==> inputs of 05-27 <==
// snack
module snack(
    input ps2_data,
    input ps2_clk,
    input clk,
    input [1:0] speed_mode,
    input rst_n,
    input key,
    output hsync,
    output vsync,
    output beep,
    output [3:0] vga_r,
    output [3:0] vga_g,
    output [3:0] vga_b
    );
Settings: LEC_CHECK=0, ABC_AREA=1, CAP_MARGIN=0, CELL_PAD_IN_SITES_DETAIL_PLACEMENT=1, CELL_PAD_IN_SITES_GLOBAL_PLACEMENT=0, CORE_MARGIN=2, CORE_UTILIZATION=27, CTS_CLUSTER_SIZE=95, GPL_ROUTABILITY_DRIVEN=0, HOLD_SLACK_MARGIN=-0.04, MAX_ROUTING_LAYER=met4, MIN_ROUTING_LAYER=met2, PLACE_DENSITY=0.45, SETUP_SLACK_MARGIN=0.85, SLEW_MARGIN=20, TNS_END_PERCENT=75; clock period 6.78 ns.
run.sh (not shown) runs the stock make flow with config.mk's settings and CLKGATE_MAP_FILE=.
==> 02-12: changes against 05-27 <==
==> flow/config.mk (replaced) <==
export PLATFORM = sky130hd
export DESIGN_NAME = snack
export DESIGN_NICKNAME = snack
export VERILOG_FILES = /design/flow/design.v
export SDC_FILE = /design/flow/constraint.sdc
export NUM_CORES = 4
export LEC_CHECK = 0
export CAP_MARGIN = 20
export CORE_MARGIN = 2
export CORE_UTILIZATION = 72
export PLACE_DENSITY_LB_ADDON = 0.0
export SETUP_SLACK_MARGIN = 1.7
export SLEW_MARGIN = 20
==> flow/constraint.sdc (replaced) <==
create_clock -name core_clock -period 5.7 [get_ports {clk}]
set_input_delay 1.1400 -clock core_clock [delete_from_list [all_inputs] [get_ports {clk}]]
set_output_delay 1.1400 -clock core_clock [all_outputs]
set_load 0.01 [all_outputs]
==> 03-25: changes against 05-27 <==
==> flow/config.mk (replaced) <==
export PLATFORM = sky130hd
export DESIGN_NAME = snack
export DESIGN_NICKNAME = snack
export VERILOG_FILES = /design/flow/design.v
export SDC_FILE = /design/flow/constraint.sdc
export NUM_CORES = 4
export LEC_CHECK = 0
export CAP_MARGIN = 20
export CORE_MARGIN = 2
export CORE_UTILIZATION = 40
export GPL_TIMING_DRIVEN = 0
export SETUP_SLACK_MARGIN = 2.43
export SLEW_MARGIN = 20
==> flow/constraint.sdc (replaced) <==
create_clock -name core_clock -period 40.0 [get_ports {clk}]
set_input_delay 8.0000 -clock core_clock [delete_from_list [all_inputs] [get_ports {clk}]]
set_output_delay 8.0000 -clock core_clock [all_outputs]
set_load 0.01 [all_outputs]
==> 08-05: changes against 05-27 <==
==> flow/config.mk (replaced) <==
export PLATFORM = sky130hd
export DESIGN_NAME = snack
export DESIGN_NICKNAME = snack
export VERILOG_FILES = /design/flow/design.v
export SDC_FILE = /design/flow/constraint.sdc
export NUM_CORES = 4
export LEC_CHECK = 0
export ABC_AREA = 0
export CAP_MARGIN = 20
export CELL_PAD_IN_SITES_DETAIL_PLACEMENT = 1
export CORE_MARGIN = 2
export CORE_UTILIZATION = 65
export CTS_CLUSTER_DIAMETER = 81
export CTS_CLUSTER_SIZE = 80
export GPL_ROUTABILITY_DRIVEN = 0
export MAX_ROUTING_LAYER = met4
export MIN_ROUTING_LAYER = met1
export SETUP_SLACK_MARGIN = 5.0
export SLEW_MARGIN = 20
export TNS_END_PERCENT = 95
==> flow/constraint.sdc (replaced) <==
create_clock -name core_clock -period 40.0 [get_ports {clk}]
set_input_delay 8.0000 -clock core_clock [delete_from_list [all_inputs] [get_ports {clk}]]
set_output_delay 8.0000 -clock core_clock [all_outputs]
set_load 0.01 [all_outputs]
==> flow_summary.yaml <==
# flow metrics
status:
  status: "aborted with a tool error"
  lastStage: "global routing (5_1_grt)"
floorplanning:
  rows: 106
place:
  port_buffers: 17
clock_network:
  numCtsBuffers: 40
  post-cts-setup-buffer-count: 0
yosys:
  ys_cells: 6698
  yosys.area_share.adder: 0.1975
  ys_types: 87
  simple_gate_share: 0.1984
  common_cells: "nand2_1 (1204), ha_1 (868), xor2_1 (503)"
# the run above: 08-05

==> flow_summary.yaml <==
# flow metrics
clock_network:
  numCtsBuffers: 70
  post-cts-setup-buffer-count: 1
place:
  port_buffers: 17
drt:
  drtIter0Drc: 5137
yosys:
  ys_cells: 6698
  yosys.area_share.adder: 0.1975
  ys_types: 87
  simple_gate_share: 0.1984
  common_cells: "nand2_1 (1204), ha_1 (868), xor2_1 (503)"
  ys_seq_frac: 0.2587
status:
  status: "no timing/DRC/antenna violations"
critical_path:
  max_stage_delay_ns: 0.88
# the run above: 02-12

==> flow_summary.yaml <==
# flow metrics
place:
  port_buffers: 17
clock_network:
  numCtsBuffers: 80
  post-cts-setup-buffer-count: 0
yosys:
  common_cells: "nand2_1 (1554), ha_1 (868), inv_1 (856)"
  synth.area.top_cells: "dfrtp_1 (21%), ha_1 (19%), xor2_1 (11%)"
  yosys.area_share.adder: 0.1907
  simple_gate_share: 0.2292
status:
  status: "no timing/DRC/antenna violations"
floorplanning:
  rows: 168
# the run above: 05-27

==> flow_summary.yaml <==
# flow metrics
yosys:
  yosys.area_share.adder: 0.1975
  syn-cell-area_mm2: 0.05498
  common_cells: "nand2_1 (1204), ha_1 (868), xor2_1 (503)"
  ys_types: 87
  simple_gate_share: 0.1984
floorplanning:
  rows: 136
  die_y_um: 374.8
clock_network:
  numCtsBuffers: 74
place:
  port_buffers: 16
  hpwl_um: 145000
status:
  status: "no timing/DRC/antenna violations"
drt:
  ant_nets: 0
# the run above: 03-25


---

==> inputs of v4 <==
snack again, from the RTL that the note above started with.
==> flow/config.mk <==
export PLATFORM = sky130hd
export DESIGN_NAME = snack
export DESIGN_NICKNAME = snack
export VERILOG_FILES = /design/flow/design.v
export SDC_FILE = /design/flow/constraint.sdc
export NUM_CORES = 4
export LEC_CHECK = 0
export ABC_AREA = 1
export CAP_MARGIN = 0
export CELL_PAD_IN_SITES_DETAIL_PLACEMENT = 2
export CELL_PAD_IN_SITES_GLOBAL_PLACEMENT = 0
export CORE_MARGIN = 2
export CORE_UTILIZATION = 41
export CTS_CLUSTER_SIZE = 95
export GPL_ROUTABILITY_DRIVEN = 0
export GPL_TIMING_DRIVEN = 0
export HOLD_SLACK_MARGIN = -0.04
export MAX_ROUTING_LAYER = met5
export MIN_ROUTING_LAYER = met2
export PLACE_DENSITY_LB_ADDON = 0.3
export SETUP_SLACK_MARGIN = 0.85
export SLEW_MARGIN = 20
export TNS_END_PERCENT = 75
==> flow/constraint.sdc <==
create_clock -name core_clock -period 10.3 [get_ports {clk}]
set_input_delay 2.0600 -clock core_clock [delete_from_list [all_inputs] [get_ports {clk}]]
set_output_delay 2.0600 -clock core_clock [all_outputs]
set_load 0.01 [all_outputs]
==> v21 (differences from v4) <==
Settings changed: GPL_TIMING_DRIVEN 0 to not set, MAX_ROUTING_LAYER met5 to met4.
==> flow/constraint.sdc (replaced) <==
create_clock -name core_clock -period 6.78 [get_ports {clk}]
set_input_delay 1.3560 -clock core_clock [delete_from_list [all_inputs] [get_ports {clk}]]
set_output_delay 1.3560 -clock core_clock [all_outputs]
set_load 0.01 [all_outputs]
==> v20 (differences from v4) <==
Settings changed: ABC_AREA 1 to not set, CAP_MARGIN 0 to 20, CELL_PAD_IN_SITES_DETAIL_PLACEMENT 2 to not set, CELL_PAD_IN_SITES_GLOBAL_PLACEMENT 0 to not set, CORE_UTILIZATION 41 to 59, CTS_CLUSTER_SIZE 95 to not set, GPL_ROUTABILITY_DRIVEN 0 to not set, GPL_TIMING_DRIVEN 0 to not set, HOLD_SLACK_MARGIN -0.04 to not set, MAX_ROUTING_LAYER met5 to not set, MIN_ROUTING_LAYER met2 to not set, PLACE_DENSITY_LB_ADDON 0.3 to not set, SETUP_SLACK_MARGIN 0.85 to not set, TNS_END_PERCENT 75 to not set.
==> flow/constraint.sdc (replaced) <==
create_clock -name core_clock -period 10.4 [get_ports {clk}]
set_input_delay 2.0800 -clock core_clock [delete_from_list [all_inputs] [get_ports {clk}]]
set_output_delay 2.0800 -clock core_clock [all_outputs]
set_load 0.01 [all_outputs]
==> summary of the runs <==
- v4 stopped in 3_5_place_dp with DPL-0033. v21 never finished: it broke off in 5_1_grt with GRT-0116. v20 finished with timing, DRC and antenna clean.
- Between v4 and v20, the lower area after synthesis is in v20 (gap about 3.6%, measured against v20).
- In synthesized cell count, v21 and v4 do not differ.
- In die area, v4 and v21 do not differ.

---

==> job 5757: inputs <==
Starting RTL as in the previous note.
Settings: LEC_CHECK=0, ABC_AREA=1, CAP_MARGIN=10, CELL_PAD_IN_SITES_DETAIL_PLACEMENT=0, CELL_PAD_IN_SITES_GLOBAL_PLACEMENT=0, CORE_MARGIN=2, CORE_UTILIZATION=72, CTS_CLUSTER_DIAMETER=371, CTS_CLUSTER_SIZE=17, MIN_ROUTING_LAYER=met1, PLACE_DENSITY_LB_ADDON=0.02, SETUP_SLACK_MARGIN=-0.4, SLEW_MARGIN=20; clock period 5.7 ns.
==> inputs of job 1244, as changes to job 5757 <==
==> flow/config.mk (replaced) <==
export PLATFORM = sky130hd
export DESIGN_NAME = snack
export DESIGN_NICKNAME = snack
export VERILOG_FILES = /design/flow/design.v
export SDC_FILE = /design/flow/constraint.sdc
export NUM_CORES = 4
export LEC_CHECK = 0
export CAP_MARGIN = 20
export CORE_MARGIN = 2
export CORE_UTILIZATION = 55
export SLEW_MARGIN = 20
==> flow/constraint.sdc (replaced) <==
create_clock -name core_clock -period 10.7 [get_ports {clk}]
set_input_delay 2.1400 -clock core_clock [delete_from_list [all_inputs] [get_ports {clk}]]
set_output_delay 2.1400 -clock core_clock [all_outputs]
set_load 0.01 [all_outputs]
==> summary of the runs <==
- Between job 1244 and job 5757, the lower critical path depth is in job 1244 (gap 10).
- Of job 1244 and job 5757, job 5757 has the higher clock skew (gap 0.0046 ns).
- Combinational power: job 5757 is larger than job 1244 (about 120%).
- Between job 1244 and job 5757, the lower count of clock-buffer cells in the layout is in job 5757 (gap 31).
- Against job 1244, the first-iteration DRC count of job 5757 is larger by about 30%.
- Of job 5757 and job 1244, job 5757 has the higher via count (gap about 12%, measured against job 1244).
- Register-to-register slack: job 1244 is higher than job 5757 (4.3 ns).
Power figures rest on the tool's default switching activity, not on a simulated workload.
